== v57 ==
==> flow/design.v (excerpt) <==
module reuleaux(input logic clk, input logic rst_n, input logic [2:0] colour,
                input logic [7:0] centre_x, input logic [6:0] centre_y, input logic [7:0] diameter,
                input logic start, output logic done,
                output logic [7:0] vga_x, output logic [6:0] vga_y,
                output logic [2:0] vga_colour, output logic vga_plot);
localparam RESET = 4'b0000;
localparam CIRCLE_1 = 4'b0001;
localparam CIRCLE_2 = 4'b0010;
localparam CIRCLE_3 = 4'b0011;
localparam DONE = 4'b0100;
logic [7:0] corner_x1, corner_y1, corner_x2, corner_y2, corner_x3, corner_y3;
logic circle_1_start, circle_2_start, circle_3_start, circle_1_done, circle_2_done, circle_3_done, circle_1_plot, circle_2_plot, circle_3_plot; 
logic [7:0] circle_1_x, circle_2_x, circle_3_x;
logic [6:0] circle_1_y, circle_2_y, circle_3_y;
logic [3:0] state, next_state;
logic [2:0] circle_1_colour_out, circle_2_colour_out, circle_3_colour_out;
assign vga_colour = colour; 
assign corner_x1 = centre_x + (diameter / 2); 
assign corner_y1 = centre_y + (((diameter * 978122)/564719)/6);
assign corner_x2 = centre_x - (diameter / 2);
assign corner_y2 = centre_y + (((diameter * 978122)/564719)/6);
assign corner_x3 = centre_x;
assign corner_y3 = centre_y - (((diameter * 978122)/564719)/3);
circle circle_1(.clk(clk), .rst_n(rst_n),  .colour(colour),
	.centre_x(corner_x1), .centre_y(corner_y1), .radius(diameter),
	 .start(circle_1_start), .done(circle_1_done), .vga_x(circle_1_x), .vga_y(circle_1_y), 
	.vga_colour(circle_1_colour_out), .vga_plot(circle_1_plot) );
circle circle_2(.clk(clk), .rst_n(rst_n),  .colour(colour),
	.centre_x(corner_x2), .centre_y(corner_y2), .radius(diameter),
	 .start(circle_2_start), .done(circle_2_done), .vga_x(circle_2_x), .vga_y(circle_2_y), 
	.vga_colour(circle_2_colour_out), .vga_plot(circle_2_plot) );
circle circle_3(.clk(clk), .rst_n(rst_n),  .colour(colour),
	.centre_x(corner_x3), .centre_y(corner_y3), .radius(diameter),
	 .start(circle_3_start), .done(circle_3_done), .vga_x(circle_3_x), .vga_y(circle_3_y), 
	.vga_colour(circle_3_colour_out), .vga_plot(circle_3_plot) );
always_comb begin 
	if (circle_1_plot ==1 
  ...
For scale: ~4900 cells after synthesis, roughly 200 flip-flops, ~0.031 mm2 of cells after synthesis.
clock: 34.0 ns
lec_check: 0
abc_area: 1
cap_margin: 5
core_margin: 10
core_utilization: 40
cts_cluster_diameter: 324
cts_cluster_size: 99
place_density_lb_addon: 0.28
setup_slack_margin: -0.55
slew_margin: 20
tns_end_percent: 5
run.sh (not shown) runs the stock make flow with config.mk's settings and CLKGATE_MAP_FILE=.
Having completed the whole flow, v57 delivered a layout that passed the timing, design-rule and antenna checks.
Relative to v57, the following input files were edited for v58:
diff --git a/flow/config.mk b/flow/config.mk
--- a/flow/config.mk
+++ b/flow/config.mk
@@ -9,2 +9,2 @@
-export CAP_MARGIN = 5
-export CORE_MARGIN = 10
+export CAP_MARGIN = 20
+export CORE_MARGIN = 2
@@ -14 +13,0 @@
-export PLACE_DENSITY_LB_ADDON = 0.28
@@ -17 +15,0 @@
-export TNS_END_PERCENT = 5
Findings:
- In the tables for v58 and v57, global-route usage reads higher with v58.
- v57 reports its launch point of the worst path as diameter[3] while v58 reports diameter[2].
- Run comparison: v58 critical path endpoint vga_x[4]; v57 critical path endpoint vga_y[3]
- The clock insertion delay at the later pin of the skew report of v58 exceeds that of v57 by 0.03 ns.
- On register-to-register slack, the higher figure sits with v57, not v58.
- Reported for v58 and v57, number of buffers added on ports turned out identical to the last digit.
- The clock distribution area overhead in the final layout was comparable across v58 and v57.
- Diff v57 -> v58: flip-flop count barely changed, total grt overflow barely changed, critical path buffer and inverter count dropped 2.
- Chip area delta (v58 − v57): favourable
- Looking at v58 and v57, the clock-pin slew on the worst setup and hold paths is a wash.
What v43 does differently from v58 at the input level:
diff --git a/flow/config.mk b/flow/config.mk
--- a/flow/config.mk
+++ b/flow/config.mk
@@ -8 +7,0 @@
-export ABC_AREA = 1
@@ -9,0 +9,2 @@
+export CELL_PAD_IN_SITES_GLOBAL_PLACEMENT = 1
+export CORE_ASPECT_RATIO = 0.57
@@ -12,3 +13 @@
-export CTS_CLUSTER_DIAMETER = 324
-export CTS_CLUSTER_SIZE = 99
-export SETUP_SLACK_MARGIN = -0.55
+export GPL_ROUTABILITY_DRIVEN = 0
### Flow results
Taking v58 as the reference, in v43 global routing met3 resource utilization went up 5.2 points; area of the core went down 4.2%; post-layout period usage of the worst path went up 1.7 points; upper clock frequency limit went down 1.7%.
--- input diff v43..v55 ---
diff --git a/flow/config.mk b/flow/config.mk
--- a/flow/config.mk
+++ b/flow/config.mk
@@ -8,3 +8,4 @@
-export CAP_MARGIN = 20
-export CELL_PAD_IN_SITES_GLOBAL_PLACEMENT = 1
-export CORE_ASPECT_RATIO = 0.57
+export ABC_AREA = 1
+export CAP_MARGIN = 0
+export CELL_PAD_IN_SITES_GLOBAL_PLACEMENT = 2
+export CORE_ASPECT_RATIO = 1.39
@@ -12 +13,2 @@
-export CORE_UTILIZATION = 40
+export CORE_UTILIZATION = 51
+export CTS_CLUSTER_DIAMETER = 158
@@ -13,0 +16,2 @@
+export MIN_ROUTING_LAYER = met2
+export PLACE_DENSITY_LB_ADDON = 0.11
Findings:
- Tool error FLW-0024 stopped v55 during 3_1_place_gp_skip_io; no final results.
- v55 vs. v43: tally of unique sky130hd cells used after synthesis now smaller; overall chip area dropped about 19%; die height shows an increase of 40%.
- The run showing the greater post-synthesis instance total is v55.
- Number of cell instances after yosys synthesis came out higher on v55 than on v43.

* * *

## old
reuleaux again, from the RTL that the note above started with.
clock: 42.7 ns
lec_check: 0
abc_area: 1
cap_margin: 15
cell_pad_in_sites_detail_placement: 1
core_aspect_ratio: 0.51
core_margin: 6
core_utilization: 21
cts_cluster_diameter: 123
cts_cluster_size: 59
gpl_routability_driven: 0
hold_slack_margin: 0.06
max_routing_layer: met4
place_density_lb_addon: 0.27
slew_margin: 5
Having completed the whole flow, old delivered a layout that passed the timing, design-rule and antenna checks.
Setup changes, old to new
==> flow/config.mk <==
export PLATFORM = sky130hd
export DESIGN_NAME = reuleaux
export DESIGN_NICKNAME = reuleaux
export VERILOG_FILES = /design/flow/design.v
export SDC_FILE = /design/flow/constraint.sdc
export NUM_CORES = 4
export LEC_CHECK = 0
export CAP_MARGIN = 20
export CORE_MARGIN = 2
export CORE_UTILIZATION = 40
export SLEW_MARGIN = 20
==> flow/constraint.sdc <==
create_clock -name core_clock -period 34.0 [get_ports {clk}]
set_input_delay 6.8000 -clock core_clock [delete_from_list [all_inputs] [get_ports {clk}]]
set_output_delay 6.8000 -clock core_clock [all_outputs]
set_load 0.01 [all_outputs]
## What came out
- Diff old -> new: sequential share of layout area went up, area growth from synthesis to layout fell by 1.3 points, Yosys chip area dropped about 3.2%, wire length decreased 35000 µm, number of nets at floorplan -1053.
- Measured against new, the routed via count of old comes out at 1.18 times the reference value.

* * *

Starting RTL as in the previous note.
clock: 42.7 ns
lec_check: 0
abc_area: 1
cap_margin: 15
cell_pad_in_sites_detail_placement: 1
core_aspect_ratio: 0.51
core_margin: 6
core_utilization: 64
cts_cluster_diameter: 123
cts_cluster_size: 59
hold_slack_margin: 0.19
max_routing_layer: met4
place_density_lb_addon: 0.27
slew_margin: 5
The baseline died in detailed placement.
==> next run, changes <==
- CAP_MARGIN: 15 -> 20
- CELL_PAD_IN_SITES_DETAIL_PLACEMENT: 1 -> unset
- CORE_ASPECT_RATIO: 0.51 -> unset
- CORE_MARGIN: 6 -> 2
- CORE_UTILIZATION: 64 -> 72
- CTS_CLUSTER_DIAMETER: 123 -> unset
- CTS_CLUSTER_SIZE: 59 -> unset
- HOLD_SLACK_MARGIN: 0.19 -> unset
- MAX_ROUTING_LAYER: met4 -> unset
- PLACE_DENSITY_LB_ADDON: 0.27 -> unset
- SLEW_MARGIN: 5 -> 20
- clock period: 42.7 -> 35.2 ns (I/O delays scaled with it)
=> With this change the flow passed the timing, design-rule and antenna checks. Die size went down by 17%. Area after synthesis does not change. Synthesized cell count is unchanged.
==> next run, changes <==
- ABC_AREA: 1 -> unset
- CORE_UTILIZATION: 72 -> 61
- SETUP_SLACK_MARGIN: unset -> 5.0
- clock period: 35.2 -> 18.7 ns (I/O delays scaled with it)
The changed run produced a layout that fails on setup timing.
Via count went up by 7.4%.
Routed wire length rises by 27%.

* * *

run 1:
reuleaux again, from the RTL that the note above started with.
Settings: LEC_CHECK=0, CAP_MARGIN=20, CORE_MARGIN=2, CORE_UTILIZATION=69, CTS_CLUSTER_DIAMETER=391, CTS_CLUSTER_SIZE=98, SETUP_SLACK_MARGIN=-1.85, SLEW_MARGIN=20; clock period 18.5 ns.
Completing all stages was not enough for run 1: its layout failed the final checks because of negative setup slack.
## Diff of input files: run 2 against run 1
# run 1
export LEC_CHECK = 0
export CAP_MARGIN = 20
export CORE_MARGIN = 2
export CORE_UTILIZATION = 69
export CTS_CLUSTER_DIAMETER = 391
export CTS_CLUSTER_SIZE = 98
export SETUP_SLACK_MARGIN = -1.85
export SLEW_MARGIN = 20
create_clock -name core_clock -period 18.5 [get_ports {clk}]
# run 2
export LEC_CHECK = 0
export CAP_MARGIN = 20
export CORE_MARGIN = 2
export CORE_UTILIZATION = 69
export CTS_CLUSTER_DIAMETER = 391
export CTS_CLUSTER_SIZE = 98
export PLACE_DENSITY = 0.43
export SLEW_MARGIN = 20
export TNS_END_PERCENT = 15
create_clock -name core_clock -period 17.5 [get_ports {clk}]
--- outcome ---
- The flow completed for run 1, but it is not clean: the layout still shows negative setup slack.
- What ended run 2 was a tool error in global routing; the run never finished.
- Placer's final routability congestion estimate across run 2 and run 1: no real change.
- The area figure in the yosys stat output was comparable across run 2 and run 1.
- As far as area fraction in mux cells goes, run 1 and run 2 are indistinguishable; the numbers are identical.
- Compared run 2 vs run 1, and post-CTS setup-driven buffer insertion count is up in run 2.
- The cell area after placement on run 2 is in line with that on run 1.
- Diff run 1..run 2 | synthesized-area fraction occupied by ao, oa, aoi and oai cells | negligible
- Run 1 → run 2: proportion of synthesized flip-flops having asynchronous set or reset held steady, cell count after placement held steady, number of distinct library cell variants in the gate-level netlist after synthesis held steady, width of the chip held steady.
Relative to run 2, the following input files were edited for run 3:
# run 2
export LEC_CHECK = 0
export CAP_MARGIN = 20
export CORE_MARGIN = 2
export CORE_UTILIZATION = 69
export CTS_CLUSTER_DIAMETER = 391
export CTS_CLUSTER_SIZE = 98
export PLACE_DENSITY = 0.43
export SLEW_MARGIN = 20
export TNS_END_PERCENT = 15
create_clock -name core_clock -period 17.5 [get_ports {clk}]
# run 3
export LEC_CHECK = 0
export CAP_MARGIN = 20
export CORE_MARGIN = 2
export CORE_UTILIZATION = 68
export SETUP_SLACK_MARGIN = -0.34
export SLEW_MARGIN = 20
create_clock -name core_clock -period 24.4 [get_ports {clk}]
[summary]
Between run 2 and run 3, the area after synthesis figures differ only marginally. Effective utilization at floorplan: run 3 vs run 2 down 0.46 points. Maximum number of buffers from clock root to sink across run 2 and run 3: no real change. Between run 2 and run 3, the global placer's final weighted congestion is lower for run 3. Completing all stages was not enough for run 3: its layout failed the final checks because of negative setup slack. Changes observed in run 3 relative to run 2: async set-reset flop share out of synthesis held steady; cell area reported after detailed placement lower; area enclosed by the die boundary went up. Diff run 2 and run 3: horizontal die dimension higher in run 3.
Setup changes, run 3 to run 4
# run 3
export LEC_CHECK = 0
export CAP_MARGIN = 20
export CORE_MARGIN = 2
export CORE_UTILIZATION = 68
export SETUP_SLACK_MARGIN = -0.34
export SLEW_MARGIN = 20
create_clock -name core_clock -period 24.4 [get_ports {clk}]
# run 4
export LEC_CHECK = 0
export CAP_MARGIN = 20
export CORE_MARGIN = 2
export CORE_UTILIZATION = 40
export SETUP_SLACK_MARGIN = 5.0
export SLEW_MARGIN = 20
create_clock -name core_clock -period 33.4 [get_ports {clk}]
[summary]
Looking at final area, run 4 sits about 7% lower than run 3 does.
[compare] base=run 3 new=run 4: final cell count without fillers lower; number of buffers other than clock buffers in the final layout lower.
Run 4 has completed all stages; timing, DRC and antenna checks passed.
Delta (run 4 minus run 3): average instance area after synthesis ~0 delta; core box area climbed about 70%; final critical-path setup slack increased 7.03 ns.
Compared to run 3, run 4 has fraction of the core area covered by cells at the end of the flow 41 points lower.
Taking run 3 as the reference, in run 4 global-route usage over all layers now sits lower; critical path data arrival time picked up an extra 0.17 ns; layout-stage area growth over the synthesis result -9.2 points.
For run 5, these inputs were changed with respect to run 4:
# run 4
export LEC_CHECK = 0
export CAP_MARGIN = 20
export CORE_MARGIN = 2
export CORE_UTILIZATION = 40
export SETUP_SLACK_MARGIN = 5.0
export SLEW_MARGIN = 20
create_clock -name core_clock -period 33.4 [get_ports {clk}]
# run 5
export LEC_CHECK = 0
export CAP_MARGIN = 20
export CELL_PAD_IN_SITES_DETAIL_PLACEMENT = 1
export CORE_MARGIN = 2
export CORE_UTILIZATION = 40
export HOLD_SLACK_MARGIN = 0.07
export MAX_ROUTING_LAYER = met4
export SLEW_MARGIN = 20
create_clock -name core_clock -period 34.0 [get_ports {clk}]
Findings:
- Total number of vias was lower in run 5 than in run 4.
- Per the comparison of run 5 with run 4, worst-case hold slack went up, sequential share of layout area went up, worst-case setup margin in the final layout went down, non-clock buffer area fraction after layout went down.
- Per the comparison of run 5 with run 4, relative area change from synthesis to final layout moved down, average size of a mapped cell about even.
- Routed wire length on run 5 is behind run 4.

* * *

Starting RTL as in the previous note.
clock: 26.6 ns
lec_check: 0
abc_area: 1
cap_margin: 20
core_aspect_ratio: 0.51
core_margin: 2
core_utilization: 72
place_density_lb_addon: 0.21
slew_margin: 20
The baseline died in global routing.
Next try:
Settings changed: CORE_ASPECT_RATIO 0.51 to default, CORE_UTILIZATION 72 to 66, CTS_CLUSTER_DIAMETER from default to 341, PLACE_DENSITY_LB_ADDON 0.21 to default, SETUP_SLACK_MARGIN from default to -0.57.
Clock period 26.6 ns to 24.4 ns, I/O delays scaled along.
Result: With this change the flow ran to the end with violations: setup timing; area after synthesis is unchanged; synthesized cell count does not change; die area rose by 8.7%.
Next try:
Settings changed: SETUP_SLACK_MARGIN -0.57 to 5.0, TNS_END_PERCENT from default to 5.
Clock period 24.4 ns to 18.5 ns, I/O delays scaled along.
The new run finished with setup timing left; worst hold slack got worse by 0.0056 ns; worst setup slack got worse by 3.6 ns; count of clock-buffer cells in the layout grows by 4; final area grows by a few percent; synthesized area does not change; utilization grows by 1.9 points; synthesized cell count does not change.
Next try:
Settings changed: CORE_UTILIZATION 66 to 72, PLACE_DENSITY_LB_ADDON from default to 0.2.
This time the run never finished: it broke off in global routing, error GRT-0116.
Die size shrinks by 8.2%.
Synthesized cell count stays the same.
Synthesized area stays the same.

* * *

reuleaux again, from the RTL that the note above started with.
## reuleaux
module reuleaux(input logic clk, input logic rst_n, input logic [2:0] colour,
                input logic [7:0] centre_x, input logic [6:0] centre_y, input logic [7:0] diameter,
                input logic start, output logic done,
                output logic [7:0] vga_x, output logic [6:0] vga_y,
                output logic [2:0] vga_colour, output logic vga_plot);
clock: 42.8 ns
lec_check: 0
cap_margin: 20
core_aspect_ratio: 0.5
core_margin: 8
core_utilization: 30
cts_cluster_diameter: 362
cts_cluster_size: 97
slew_margin: 20
Edit:
- CORE_UTILIZATION: 30 -> 60
- CTS_CLUSTER_DIAMETER: 362 -> unset
- CTS_CLUSTER_SIZE: 97 -> unset
- HOLD_SLACK_MARGIN: unset -> 0.3
- SETUP_SLACK_MARGIN: unset -> -2.0
Outcome:
- The new run finished with timing, DRC and antenna clean
- first-iteration DRC count is higher by a few percent
- sequential cell count is unchanged
- clock-buffer cell count decreases by 1
- worst setup slack got worse by 93 ps
- wire length falls by a few percent
- die size fell by well over a third
- sequential share of layout area rises by 0.42 points
- final cell count drops by roughly a tenth
Edit:
- ABC_AREA: unset -> 1
- CORE_UTILIZATION: 60 -> 30
- CTS_CLUSTER_DIAMETER: unset -> 221
- CTS_CLUSTER_SIZE: unset -> 97
- HOLD_SLACK_MARGIN: 0.3 -> unset
- PLACE_DENSITY_LB_ADDON: unset -> 0.0
- SETUP_SLACK_MARGIN: -2.0 -> unset
Effect: Design area rose by 6.6%; clock-buffer cell count does not change; worst setup slack improves by 2300 ps.
